==> juniper <==
// project3_frame
module project3_frame(
  input        CLOCK_50,
  input        RESET_N,
  input  [3:0] KEY,
  output [6:0] HEX0,
  output [6:0] HEX1,
  output [9:0] LEDR,
  output [16-2-1:0] imem_addr,
  input  [32-1:0] imem_data,
  output [16-2-1:0] dmem_addr,
  output [32-1:0] dmem_wdata,
  output dmem_we,
  output dmem_re,
  input  [32-1:0] dmem_rdata
);
clock: 4.36 ns
lec_check: 0
abc_area: 0
cap_margin: 15
core_margin: 2
core_utilization: 72
cts_cluster_diameter: 342
cts_cluster_size: 37
gpl_timing_driven: 1
min_routing_layer: met1
setup_slack_margin: 0.22
slew_margin: 20
run.sh (not shown) runs the stock make flow with config.mk's settings and CLKGATE_MAP_FILE=.
==> cedar: changes against juniper <==
Settings changed: ABC_AREA 0 to unset, CAP_MARGIN 15 to 20, CORE_UTILIZATION 72 to 45, CTS_CLUSTER_DIAMETER 342 to unset, CTS_CLUSTER_SIZE 37 to unset, GPL_TIMING_DRIVEN 1 to unset, MIN_ROUTING_LAYER met1 to unset, SETUP_SLACK_MARGIN 0.22 to unset.
==> flow/constraint.sdc (replaced) <==
create_clock -name core_clock -period 5.15 [get_ports {CLOCK_50}]
set_input_delay 1.0300 -clock core_clock [delete_from_list [all_inputs] [get_ports {CLOCK_50}]]
set_output_delay 1.0300 -clock core_clock [all_outputs]
set_load 0.01 [all_outputs]
==> comparison <==
cedar went through all stages and came out clean. juniper died in 5_1_grt.
Synthesized area is the same in cedar and juniper.
In synthesized cell count, cedar and juniper do not differ.
Between cedar and juniper, the lower die size is in juniper (gap 59%, measured against juniper).


==> run a <==
project3_frame again, from the RTL that the note above started with.
Settings: LEC_CHECK=0, CAP_MARGIN=20, CORE_MARGIN=2, CORE_UTILIZATION=40, SETUP_SLACK_MARGIN=0.64, SLEW_MARGIN=20; clock period 6.98 ns.
==> run b (differences from run a) <==
Settings changed: SETUP_SLACK_MARGIN 0.64 to 3.3.
==> flow/constraint.sdc (replaced) <==
create_clock -name core_clock -period 12.1 [get_ports {CLOCK_50}]
set_input_delay 2.4200 -clock core_clock [delete_from_list [all_inputs] [get_ports {CLOCK_50}]]
set_output_delay 2.4200 -clock core_clock [all_outputs]
set_load 0.01 [all_outputs]
==> results <==
metric                                                                                      run b       run a
Run status                                                       no timing/DRC/antenna violations  no timing/DRC/antenna violations
Clock-pin slew reported for the worst setup and hold paths after clock tree synthesis       60 ps       70 ps
Worst-case setup margin in the final layout                                               3160 ps      762 ps
Wire length of the first global-routing pass                                            347000 µm   367000 µm
Hold Worst Slack                                                                           345 ps      349 ps
Worst EP arrival                                                                          3370 ps     3230 ps
Cell Pwr Density                                                                       298 nW/µm²  524 nW/µm²
Largest stage delay on the critical path                                                   930 ps      770 ps
Worst vdd ir                                                                           0.000236 V  0.000281 V
Post-layout total power                                                                   18.5 mW     32.9 mW
Total number of vias                                                                        52.2k       53.1k
Fillers                                                                                     13.2k       13.2k
Initial antenna violation count                                                                10          18
Sequential group share of total power                                                       26.2%       26.1%
Power drawn by the clock network                                                          3.39 mW     5.75 mW


==> v5: inputs <==
project3_frame again, from the RTL that the note above started with.
Design project3_frame, start of the top module:
module project3_frame(
  input        CLOCK_50,
  input        RESET_N,
  input  [3:0] KEY,
  output [6:0] HEX0,
  output [6:0] HEX1,
  output [9:0] LEDR,
  output [16-2-1:0] imem_addr,
  input  [32-1:0] imem_data,
  output [16-2-1:0] dmem_addr,
  output [32-1:0] dmem_wdata,
  output dmem_we,
  output dmem_re,
  input  [32-1:0] dmem_rdata
);
 wire clk;
 wire reset; 
  assign clk = CLOCK_50;
  assign reset = !RESET_N;
  wire [(32+32+32+4)-1:0] FE_latch_out; 
  wire [(32+32+32+6+8+32+32+32 + 1 + 1 + 1 + 1 + 1+ 4 + 8 + 4)-1:0] DE_latch_out; 
  wire [(32+32+32 + 32 + 1 + 1 + 1 + 4 + 4)-1:0] AGEX_latch_out; 
  wire [(32+32+32 +32 + 32 + 1 + 1 + 4 + 1 + 32 + 32 + 4)-1:0] MEM_latch_out;
  wire [1-1:0] from_DE_to_FE;
  wire [(1 + 1 + 1 + 32 + 32 )-1:0] from_AGEX_to_FE;
  wire [4-1:0] from_MEM_to_FE;
  wire [4-1:0] from_WB_to_FE;
  wire [(1 + 1 + 1 + 32 + 32 )-1:0] from_AGEX_to_DE;
  wire [4-1:0] from_MEM_to_DE;
  wire [(1 + 1 + 4 + 32 + 32)-1:0] from_WB_to_DE;
  wire [4 + 1 + 32-1:0] from_MEM_to_AGEX;
  wire [4 + 1 + 32-1:0] from_WB_to_AGEX;
  wire [4-1:0] from_WB_to_MEM;
FE_STAGE my_FE_stage(
    .clk(clk), 
    .reset(reset), 
    .from_DE_to_FE(from_DE_to_FE),
    .from_AGEX_to_FE(from_AGEX_to_FE),
    .from_MEM_to_FE(from_MEM_to_FE),
    .from_WB_to_FE(from_WB_to_FE),
  ...
==> flow/config.mk <==
export PLATFORM = sky130hd
export DESIGN_NAME = project3_frame
export DESIGN_NICKNAME = project3_frame
export VERILOG_FILES = /design/flow/design.v
export SDC_FILE = /design/flow/constraint.sdc
export NUM_CORES = 4
export LEC_CHECK = 0
export CAP_MARGIN = 35
export CELL_PAD_IN_SITES_GLOBAL_PLACEMENT = 3
export CORE_ASPECT_RATIO = 1.2
export CORE_MARGIN = 7
export CORE_UTILIZATION = 29
export CTS_CLUSTER_DIAMETER = 370
export MIN_ROUTING_LAYER = met2
export SETUP_SLACK_MARGIN = 3.3
export SLEW_MARGIN = 30
export TNS_END_PERCENT = 75
==> flow/constraint.sdc <==
create_clock -name core_clock -period 12.1 [get_ports {CLOCK_50}]
set_input_delay 2.4200 -clock core_clock [delete_from_list [all_inputs] [get_ports {CLOCK_50}]]
set_output_delay 2.4200 -clock core_clock [all_outputs]
set_load 0.01 [all_outputs]
==> v9: changes against v5 <==
- ABC_AREA: unset -> 0
- CAP_MARGIN: 35 -> 15
- CELL_PAD_IN_SITES_GLOBAL_PLACEMENT: 3 -> unset
- CORE_ASPECT_RATIO: 1.2 -> unset
- CORE_MARGIN: 7 -> 2
- CORE_UTILIZATION: 29 -> 72
- CTS_CLUSTER_DIAMETER: 370 -> 342
- CTS_CLUSTER_SIZE: unset -> 37
- GPL_TIMING_DRIVEN: unset -> 1
- MAX_ROUTING_LAYER: unset -> met4
- MIN_ROUTING_LAYER: met2 -> met1
- PLACE_DENSITY_LB_ADDON: unset -> 0.06
- SETUP_SLACK_MARGIN: 3.3 -> 1.13
- SLEW_MARGIN: 30 -> 20
- TNS_END_PERCENT: 75 -> 5
==> flow/constraint.sdc (replaced) <==
create_clock -name core_clock -period 3.96 [get_ports {CLOCK_50}]
set_input_delay 0.7920 -clock core_clock [delete_from_list [all_inputs] [get_ports {CLOCK_50}]]
set_output_delay 0.7920 -clock core_clock [all_outputs]
set_load 0.01 [all_outputs]
==> notes <==
- v9 never finished: it broke off in 5_1_grt. v5 finished clean.
- Synthesized area is the same in v9 and v5.
- In die area, v5 is at 2.6 times the value of v9.
- In synthesized cell count, v9 and v5 do not differ.
No activity file was given, so power comes from the tool's default toggle rates.
